==> job 9456: inputs <==
Design CED, start of the top module:
module  CED(
  input  clk,
  input  rst,
  input  enable,
  output reg ird,
  input  [7:0] idata,	
  output reg [13:0] iaddr,
  output reg cwr_mag_0,
  output reg [12:0] cdata_mag_wr0,
  output reg crd_mag_0,
  input  [12:0] cdata_mag_rd0,
  output reg [13:0] caddr_mag_0,
  output reg cwr_ang_0,
  output reg [12:0] cdata_ang_wr0,
  output reg crd_ang_0,
  input  [12:0] cdata_ang_rd0,
  output reg [13:0] caddr_ang_0,
  output reg cwr1,
  output reg [12:0] cdata_wr1,
  output reg crd1,
  input  [12:0] cdata_rd1,
  output reg [13:0] caddr_1,
  output reg cwr2,
  output reg [12:0] cdata_wr2,
  output reg [13:0] caddr_2,
  output done
);
Settings: LEC_CHECK=0, CAP_MARGIN=20, CORE_ASPECT_RATIO=0.51, CORE_MARGIN=10, CORE_UTILIZATION=25, HOLD_SLACK_MARGIN=-0.03, MAX_ROUTING_LAYER=met5, MIN_ROUTING_LAYER=met2, SETUP_SLACK_MARGIN=2.3, SLEW_MARGIN=20; clock period 7.88 ns.
run.sh (not shown) runs the stock make flow with config.mk's settings and CLKGATE_MAP_FILE=.
==> job 1507 (differences from job 9456) <==
CAP_MARGIN = 10   (was 20)
CELL_PAD_IN_SITES_DETAIL_PLACEMENT = 0   (was not set)
CELL_PAD_IN_SITES_GLOBAL_PLACEMENT = 3   (was not set)
CORE_ASPECT_RATIO = not set   (was 0.51)
CORE_MARGIN = 2   (was 10)
CORE_UTILIZATION = 58   (was 25)
GPL_ROUTABILITY_DRIVEN = 0   (was not set)
GPL_TIMING_DRIVEN = 1   (was not set)
HOLD_SLACK_MARGIN = not set   (was -0.03)
MIN_ROUTING_LAYER = met1   (was met2)
PLACE_DENSITY_LB_ADDON = 0.22   (was not set)
SETUP_SLACK_MARGIN = 1.5   (was 2.3)
TNS_END_PERCENT = 10   (was not set)
==> flow/constraint.sdc (replaced) <==
create_clock -name core_clock -period 6.26 [get_ports {clk}]
set_input_delay 1.2520 -clock core_clock [delete_from_list [all_inputs] [get_ports {clk}]]
set_output_delay 1.2520 -clock core_clock [all_outputs]
set_load 0.01 [all_outputs]
==> qor summary <==
metric	job 1507	job 9456
Synth warn	2	2
Synth Area in Simple Gates	0.1661	0.1661
Share of the synthesized netlist area taken by xor and xnor gates	0.06528	0.06528
Core region area	0.03847 mm2	0.08910 mm2
Count of unique library cells instantiated by Yosys	83	83
Vert. Die Dim	201.0 um	234.3 um
Floorplan die width	201.0 um	440.1 um
Fraction of synthesized area in multiplexers	0.04949	0.04949
Post-synthesis cell type with the largest combined area	sky130_fd_sc_hd__dfrtp_1	sky130_fd_sc_hd__dfrtp_1
Complex-gate fraction of the synthesized area	0.1525	0.1525
Floorplan row count	72	78
Most common cell in the netlist	sky130_fd_sc_hd__dfrtp_1	sky130_fd_sc_hd__dfrtp_1
Flip-flops with a built-in enable	0	0
Total cells reported by yosys after synthesis	2352	2352
Post-synthesis cell area	0.02250 mm2	0.02250 mm2
Status	aborted with a tool error	timing/DRC/antenna clean
Stage where the flow stopped	global placement without I/O (3_1_place_gp_skip_io)	-
Post-synthesis chip area from yosys	0.02250 mm2	0.02250 mm2
DIE AREA	0.04039 mm2	0.1031 mm2
Fraction of the core area occupied by cells at floorplan	0.5850	0.2525

==> wip/amber <==
Starting RTL as in the previous note.
clock: 4.09 ns
lec_check: 0
cap_margin: 10
cell_pad_in_sites_detail_placement: 0
cell_pad_in_sites_global_placement: 0
core_margin: 2
core_utilization: 72
cts_cluster_diameter: 358
gpl_routability_driven: 0
gpl_timing_driven: 1
max_routing_layer: met5
min_routing_layer: met1
place_density: 0.65
slew_margin: 20
tns_end_percent: 10
==> inputs of wip/yarrow, as changes to wip/amber <==
Settings changed: CAP_MARGIN 10 to 20, CELL_PAD_IN_SITES_DETAIL_PLACEMENT 0 to unset, CELL_PAD_IN_SITES_GLOBAL_PLACEMENT 0 to unset, CTS_CLUSTER_DIAMETER 358 to 224, CTS_CLUSTER_SIZE set to 36, GPL_ROUTABILITY_DRIVEN 0 to unset, GPL_TIMING_DRIVEN 1 to unset, MAX_ROUTING_LAYER met5 to unset, MIN_ROUTING_LAYER met1 to unset, PLACE_DENSITY 0.65 to unset, TNS_END_PERCENT 10 to unset.
==> flow/constraint.sdc (replaced) <==
create_clock -name core_clock -period 3.37 [get_ports {clk}]
set_input_delay 0.6740 -clock core_clock [delete_from_list [all_inputs] [get_ports {clk}]]
set_output_delay 0.6740 -clock core_clock [all_outputs]
set_load 0.01 [all_outputs]
==> notes.md <==
yosys + openroad results -> Run Error=[ERROR GRT-0232] Routing congestion too high. Check the congestion heatmap in the GUI., grt met1 use=0.706, met3 Resource Use GR=0.458, status=stopped before the end, most numerous cell in the Yosys netlist=dfrtp_1, GRT Overall Usage=0.691, dpl cells=about 3,100, dpl cell area=26,900 µm², CTS Buf Count=14, total gr overflow=approximately 83, H-tree Lvls=1, Failed at=5_1_grt, Post-CTS Setup Inserts=52, met2 usage=0.911, Setup WS pre-CTS=-1.10 ns, post-CTS resize count=178
[end of results for wip/yarrow]
==> notes.md <==
run results: status=finished with violations, Failing Checks=setup timing, CTS Buf Count=42, met3 Resource Use GR=0.0585, total gr overflow=0, Setup WS pre-CTS=-0.780 ns, grt met1 use=0.454, most numerous cell in the Yosys netlist=dfrtp_1, dpl cells=2,960, GRT Overall Usage=0.360, post-route setup slack=-0.399 ns, final setup violation count=25
[end of results for wip/amber]
